==> build 51: inputs <==
==> flow/design.v (excerpt) <==
module ascon_p_serial_multiround     
     #(parameter BW = 64) (
         input clk,
         input rstn,
         input en,                        
         input en_inc,                    
         input [2:0] slice_idx,           
         input [BW-1:0] slice_in,         
         output reg [BW-1:0] slice_out,   
         output done                      
     );
clock: 1.51 ns
lec_check: 0
abc_area: 1
cap_margin: 20
core_aspect_ratio: 0.5
core_margin: 2
core_utilization: 72
cts_cluster_diameter: 372
cts_cluster_size: 96
place_density: 0.36
slew_margin: 20
tns_end_percent: 5
run.sh (not shown) runs the stock make flow with config.mk's settings and CLKGATE_MAP_FILE=.
==> trial 42: changes against build 51 <==
==> flow/config.mk (replaced) <==
export PLATFORM = sky130hd
export DESIGN_NAME = ascon_p_serial_multiround
export DESIGN_NICKNAME = ascon_p_serial_multiround
export VERILOG_FILES = /design/flow/design.v
export SDC_FILE = /design/flow/constraint.sdc
export NUM_CORES = 4
export LEC_CHECK = 0
export CAP_MARGIN = 20
export CORE_MARGIN = 2
export CORE_UTILIZATION = 59
export CTS_CLUSTER_SIZE = 39
export SLEW_MARGIN = 20
==> flow/constraint.sdc (replaced) <==
create_clock -name core_clock -period 2.75 [get_ports {clk}]
set_input_delay 0.5500 -clock core_clock [delete_from_list [all_inputs] [get_ports {clk}]]
set_output_delay 0.5500 -clock core_clock [all_outputs]
set_load 0.01 [all_outputs]
==> build 36: changes against build 51 <==
==> flow/config.mk (replaced) <==
export PLATFORM = sky130hd
export DESIGN_NAME = ascon_p_serial_multiround
export DESIGN_NICKNAME = ascon_p_serial_multiround
export VERILOG_FILES = /design/flow/design.v
export SDC_FILE = /design/flow/constraint.sdc
export NUM_CORES = 4
export LEC_CHECK = 0
export CAP_MARGIN = 5
export CORE_MARGIN = 2
export CORE_UTILIZATION = 72
export CTS_CLUSTER_DIAMETER = 362
export HOLD_SLACK_MARGIN = -0.1
export PLACE_DENSITY = 0.64
export SETUP_SLACK_MARGIN = -0.34
export SLEW_MARGIN = 20
==> flow/constraint.sdc (replaced) <==
create_clock -name core_clock -period 3.43 [get_ports {clk}]
set_input_delay 0.6860 -clock core_clock [delete_from_list [all_inputs] [get_ports {clk}]]
set_output_delay 0.6860 -clock core_clock [all_outputs]
set_load 0.01 [all_outputs]
==> Table 3: Implementation characteristics <==
Physical design parameters

Parameter                              Value

Floorplanning
  Initial core utilization    73.6%
  Total die area    slightly above 50000 µm²
  Core Region    48900 µm²
  Chip Width    320 µm
  Height of the chip    162 µm

Status
  First logged error message    [ERROR DPL-0038] Utilization greater than 100%, impossible to legalize
  Halt Stage    detailed placement
  Run status    did not finish

Logic synthesis
  Cell Area, Synth    around 36000 µm²
  Synth cell types    roughly 47
  Most area-consuming cells after synthesis    dfrtp_1 27%, nand2_1 17%, nand3_1 7.9%
  Most frequent cell after synthesis    nand2_1
  Post-synthesis cell count from yosys    5414

Placement
  Final weighted congestion of routability-driven global placement    between 1.5 and 2
Source of the figures above: build 51

==> Table 3: Implementation characteristics <==
Summary of implementation characteristics

Parameter                              Value

STA
  Total Neg Setup Slack    -53.57 ns
  Setup violations, final    around 63
  PnR worst setup slack    -1.10 ns
  Min Hold Slack    ~0.42 ns

Logic synthesis
  Cell Area, Synth    32600 µm²
  Most frequent cell after synthesis    xnor2_1
  Largest area contributor in the synthesized netlist    dfrtp_1
  Chip Area, Yosys    32600 µm²
  Post-synthesis cell count from yosys    3699
  Most area-consuming cells after synthesis    dfrtp_1 29%, xnor2_1 23%, xor2_1 8.1%

Floorplanning
  Chip Width    239 µm
  Core Region    54900 µm²
  Initial core utilization    between 50% and 60%
  Height of the chip    between 200 and 250 µm

Critical path
  Critical path arrival    4.38 ns
  CP peak stage delay    0.51 ns

Status
  Run status    finished with violations
  Violated checks    setup timing

Placement
  Final weighted congestion of routability-driven global placement    about 1.1

Routing
  Top routing layer used    met5
Source of the figures above: trial 42

==> Table 3: Implementation characteristics <==
Summary of implementation characteristics

Parameter                              Value

Logic synthesis
  Post-synthesis cell count from yosys    3699
  Compound-Gate Fraction of Synth Area    17.0%
  Most frequent cell after synthesis    xnor2_1
  Cell Area, Synth    32600 µm²
  Synth cell types    ~45
  Most area-consuming cells after synthesis    dfrtp_1 29%, xnor2_1 23%, xor2_1 8.1%
  Area share of the leading cell type in the synthesized netlist    ~30%

Layout
  Post-route non-filler standard cell count    approximately 4.6k

Status
  Run status    finished with violations
  Violated checks    capacitance limit, slew limit, setup timing

Floorplanning
  Chip Width    217 µm
  Height of the chip    217 µm
  Total die area    47000 µm²

Job
  Max_cap viols    2

CTS
  Reg clk slew, reported paths    0.07 ns

Placement
  Placed Area    between 30000 and 40000 µm²
  Final weighted congestion of routability-driven global placement    between 1 and 1.5

STA
  Slew Viols, Final    2
  Fmax achieved    232 MHz
  PnR worst setup slack    -0.880 ns
  Setup violations, final    68
Source of the figures above: build 36


* * *

==> inputs of v16 <==
==> flow/design.v <==
`timescale 1ns / 1ps
module rotr
    #(parameter BW = 64)
    (
        input [BW - 1:0] val,     
        input [5:0] n_1,          
        input [5:0] n_2,          
        output [BW - 1:0] out
    );
    assign out = ((val >> n_1) | (val << (BW - n_1))) ^ ((val >> n_2) | (val << (BW - n_2)));
endmodule
`timescale 1ns / 1ps
module round_counter (
    input clk,               
    input load,              
    input inc,               
    output reg [3:0] dout,   
    output reg done          
);
    always @(posedge clk) begin
        if (load) begin
            dout <= 0;        
            done <= 0;
        end
        else if (inc && !done) begin
            dout <= dout + 1;        
            if (dout == 4'd11)       
                done <= 1;
        end
    end
endmodule
`timescale 1ns / 1ps
module ascon_p_serial_multiround     
     #(parameter BW = 64) (
         input clk,
         input rstn,
         input en,                        
         input en_inc,                    
         input [2:0] slice_idx,           
         input [BW-1:0] slice_in,         
         output reg [BW-1:0] slice_out,   
         output done                      
     );
    reg [BW-1:0] state [0:4];
    wire [3:0] round;
    wire [BW*5 - 1:0] next_state_w;
    always @(posedge clk or negedge rstn) begin
        if (!rstn) begin
            state[0] <= 0; state[1] <= 0; state[2] <= 0;
            state[3] <= 0; state[4] <= 0;
        end else if (en) begin
            state[slice_idx] <= slice_in;
        end 
        else if (en_inc && !done) begin
            {state[0], state[1], state[2], state[3], state[4]} <= next_state_w;
        end
    end
    wire [BW-1:0] s_rc0, s_rc1, s_rc2, s_rc3, s_rc4;
    wire [BW-1:0] s_p1_0, s_p1_1, s_p1_2, s_p1_3, s_p1_4;
    wire [BW-1:0] t0, t1, t2, t3, t4;
    wire [BW-1:0] s_p2_0, s_p2_1, s_p2_2, s_p2_3, s_p2_4;
    wire [BW-1:0] s_sub_0, s_sub_1, s_sub_2, s_sub_3, s_sub_4;
    wire [BW-1:0] s_q0, s_q1, s_q2, s_q3, s_q4;
    wire [BW-1:0] s_ld_0, s_ld_1, s_ld_2, s_ld_3, s_ld_4;
    assign s_rc0 = state[0];
    assign s_rc1 = state[1];
    assign s_rc2 = state[2] ^ {{56'd0}, (8'd240 - 8'd15 * round)};  
    assign s_rc3 = state[3];
    assign s_rc4 = state[4];
    assign s_p1_0 = s_rc0 ^ s_rc4;
    assign s_p1_4 = s_rc4 ^ s_rc3;
    assign s_p1_2 = s_rc2 ^ s_rc1;
    assign s_p1_1 = s_rc1;
    assign s_p1_3 = s_rc3;
    assign t0 = (~s_p1_0) & s_p1_1;
    assign t1 = (~s_p1_1) & s_p1_2;
    assign t2 = (~s_p1_2) & s_p1_3;
    assign t3 = (~s_p1_3) & s_p1_4;
    assign t4 = (~s_p1_4) & s_p1_0;
    assign s_p2_0 = s_p1_0 ^ t1;
    assign s_p2_1 = s_p1_1 ^ t2;
    assign s_p2_2 = s_p1_2 ^ t3;
    assign s_p2_3 = s_p1_3 ^ t4;
    assign s_p2_4 = s_p1_4 ^ t0;
    assign s_sub_1 = s_p2_1 ^ s_p2_0;
    assign s_sub_0 = s_p2_0 ^ s_p2_4;
    assign s_sub_3 = s_p2_3 ^ s_p2_2;
    assign s_sub_2 = s_p2_2 ^ {BW{1'b1}};
    assign s_sub_4 = s_p2_4;
    assign s_ld_0 = s_sub_0 ^ s_q0;
    assign s_ld_1 = s_sub_1 ^ s_q1;
    assign s_ld_2 = s_sub_2 ^ s_q2;
    assign s_ld_3 = s_sub_3 ^ s_q3;
    assign s_ld_4 = s_sub_4 ^ s_q4;
    assign next_state_w = {s_ld_0, s_ld_1, s_ld_2, s_ld_3, s_ld_4};
    reg [BW-1:0] tmp_out;
    always @(*) begin
        case (slice_idx)
            3'd0: tmp_out = state[0];
            3'd1: tmp_out = state[1];
            3'd2: tmp_out = state[2];
            3'd3: tmp_out = state[3];
            3'd4: tmp_out = state[4];
            default: tmp_out = 0;
        endcase
    end
    always @(posedge clk or negedge rstn) begin
        if (!rstn)
            slice_out <= 'd0;
        else 
            slice_out <= tmp_out;
    end
    round_counter round_ctr (
        .clk(clk),
        .load(!rstn || en),    
        .inc(en_inc),
        .dout(round),
        .done(done)
    );
    rotr ROT0(.val(s_sub_0), .n_1(19), .n_2(28), .out(s_q0));
    rotr ROT1(.val(s_sub_1), .n_1(61), .n_2(39), .out(s_q1));
    rotr ROT2(.val(s_sub_2), .n_1(1),  .n_2(6),  .out(s_q2));
    rotr ROT3(.val(s_sub_3), .n_1(10), .n_2(17), .out(s_q3));
    rotr ROT4(.val(s_sub_4), .n_1(7),  .n_2(41), .out(s_q4));
endmodule
==> flow/run.sh <==
#!/bin/bash
# the make line also repeats each setting of config.mk as NAME=value (left out here)
make -C /OpenROAD-flow-scripts/flow DESIGN_CONFIG=/design/flow/config.mk WORK_HOME=/design/flow/orfs CLKGATE_MAP_FILE= finish
==> flow/config.mk <==
export PLATFORM = sky130hd
export DESIGN_NAME = ascon_p_serial_multiround
export DESIGN_NICKNAME = ascon_p_serial_multiround
export VERILOG_FILES = /design/flow/design.v
export SDC_FILE = /design/flow/constraint.sdc
export NUM_CORES = 4
export LEC_CHECK = 0
export ABC_AREA = 1
export CAP_MARGIN = 20
export CELL_PAD_IN_SITES_DETAIL_PLACEMENT = 2
export CORE_MARGIN = 7
export CORE_UTILIZATION = 68
export CTS_CLUSTER_DIAMETER = 205
export CTS_CLUSTER_SIZE = 61
export GPL_ROUTABILITY_DRIVEN = 0
export HOLD_SLACK_MARGIN = 0.18
export MAX_ROUTING_LAYER = met4
export PLACE_DENSITY_LB_ADDON = 0.23
export SLEW_MARGIN = 15
==> flow/constraint.sdc <==
create_clock -name core_clock -period 4.2 [get_ports {clk}]
set_input_delay 0.8400 -clock core_clock [delete_from_list [all_inputs] [get_ports {clk}]]
set_output_delay 0.8400 -clock core_clock [all_outputs]
set_load 0.01 [all_outputs]
==> v2: changes against v16 <==
ABC_AREA = 0   (was 1)
CORE_MARGIN = 2   (was 7)
CTS_CLUSTER_DIAMETER = not set   (was 205)
GPL_ROUTABILITY_DRIVEN = not set   (was 0)
HOLD_SLACK_MARGIN = not set   (was 0.18)
==> v33: changes against v16 <==
CELL_PAD_IN_SITES_DETAIL_PLACEMENT = not set   (was 2)
CORE_ASPECT_RATIO = 0.5   (was not set)
CORE_MARGIN = 2   (was 7)
CORE_UTILIZATION = 69   (was 68)
CTS_CLUSTER_DIAMETER = 351   (was 205)
CTS_CLUSTER_SIZE = 96   (was 61)
GPL_ROUTABILITY_DRIVEN = not set   (was 0)
HOLD_SLACK_MARGIN = not set   (was 0.18)
MAX_ROUTING_LAYER = not set   (was met4)
PLACE_DENSITY = 0.4   (was not set)
PLACE_DENSITY_LB_ADDON = not set   (was 0.23)
SETUP_SLACK_MARGIN = 0.44   (was not set)
SLEW_MARGIN = 20   (was 15)
TNS_END_PERCENT = 10   (was not set)
==> flow/constraint.sdc (replaced) <==
create_clock -name core_clock -period 1.6 [get_ports {clk}]
set_input_delay 0.3200 -clock core_clock [delete_from_list [all_inputs] [get_ports {clk}]]
set_output_delay 0.3200 -clock core_clock [all_outputs]
set_load 0.01 [all_outputs]
==> reports/results.ini <==
[run_status]
status=stopped before the end
lastStage=detailed placement (3_5_place_dp)
first-error=Error: detail_place.tcl, 38 bad optional access

[floorplan]
fp-utilization_pct=68.62
placementRows=80
chipArea_sq_um=49750

[synth]
top_cells_by_count=856 x xnor2_1, 384 x dfrtp_1, 378 x nand2_1
synth_top_area_share_pct=29.45
simple_gate_share_pct=8.314
ys_seq_share_pct=29.76
fp_nets=3919
synthTopCellsByArea=dfrtp_1 29%, xnor2_1 23%, xor2_1 8.1%, ha_1 5.5%, o21ai_0 4.5%
xor_share_pct=31.58
ys_cells=3699
synthCells=3699
synth.avg_cell_area_sq_um=8.821
yosysMostFrequentCell=xnor2_1
ys_sh_mux_pct=3.229

Source of the figures above: v2

==> reports/results.ini <==
[run_status]
first-error=[ERROR DPL-0038] Utilization greater than 100%, impossible to legalize
status=stopped before the end
lastStage=clock tree synthesis (4_1_cts)

[synth]
ys_sh_mux_pct=0
yosysMostFrequentCell=nand2_1
synth.avg_cell_area_sq_um=6.650
ys_cells=5414
synthTopCellsByArea=dfrtp_1 27%, nand2_1 17%, nand3_1 7.9%, xor2_1 7.5%, inv_1 6.1%
top_cells_by_count=1606 x nand2_1, 588 x inv_1, 568 x nand3_1

[floorplan]
placementRows=59
chipArea_sq_um=54140

Source of the figures above: v33

==> reports/results.ini <==
[synth]
simple_gate_share_pct=33.47
ys_cells=5414
synthCells=5414
xor_share_pct=14.89
fp_nets=5634
top_cells_by_count=1606 x nand2_1, 588 x inv_1, 568 x nand3_1
synth_top_area_share_pct=26.69
yosysMostFrequentCell=nand2_1
synth.avg_cell_area_sq_um=6.650
ys_seq_share_pct=26.97
synthTopCellsByArea=dfrtp_1 27%, nand2_1 17%, nand3_1 7.9%, xor2_1 7.5%, inv_1 6.1%
ys_sh_mux_pct=0

[floorplan]
placementRows=84
chipArea_sq_um=59590
die_w_microns=244.1
fp-utilization_pct=68.65

[run_status]
lastStage=detailed placement (3_5_place_dp)
status=stopped before the end
first-error=Error: detail_place.tcl, 38 bad optional access

Source of the figures above: v16

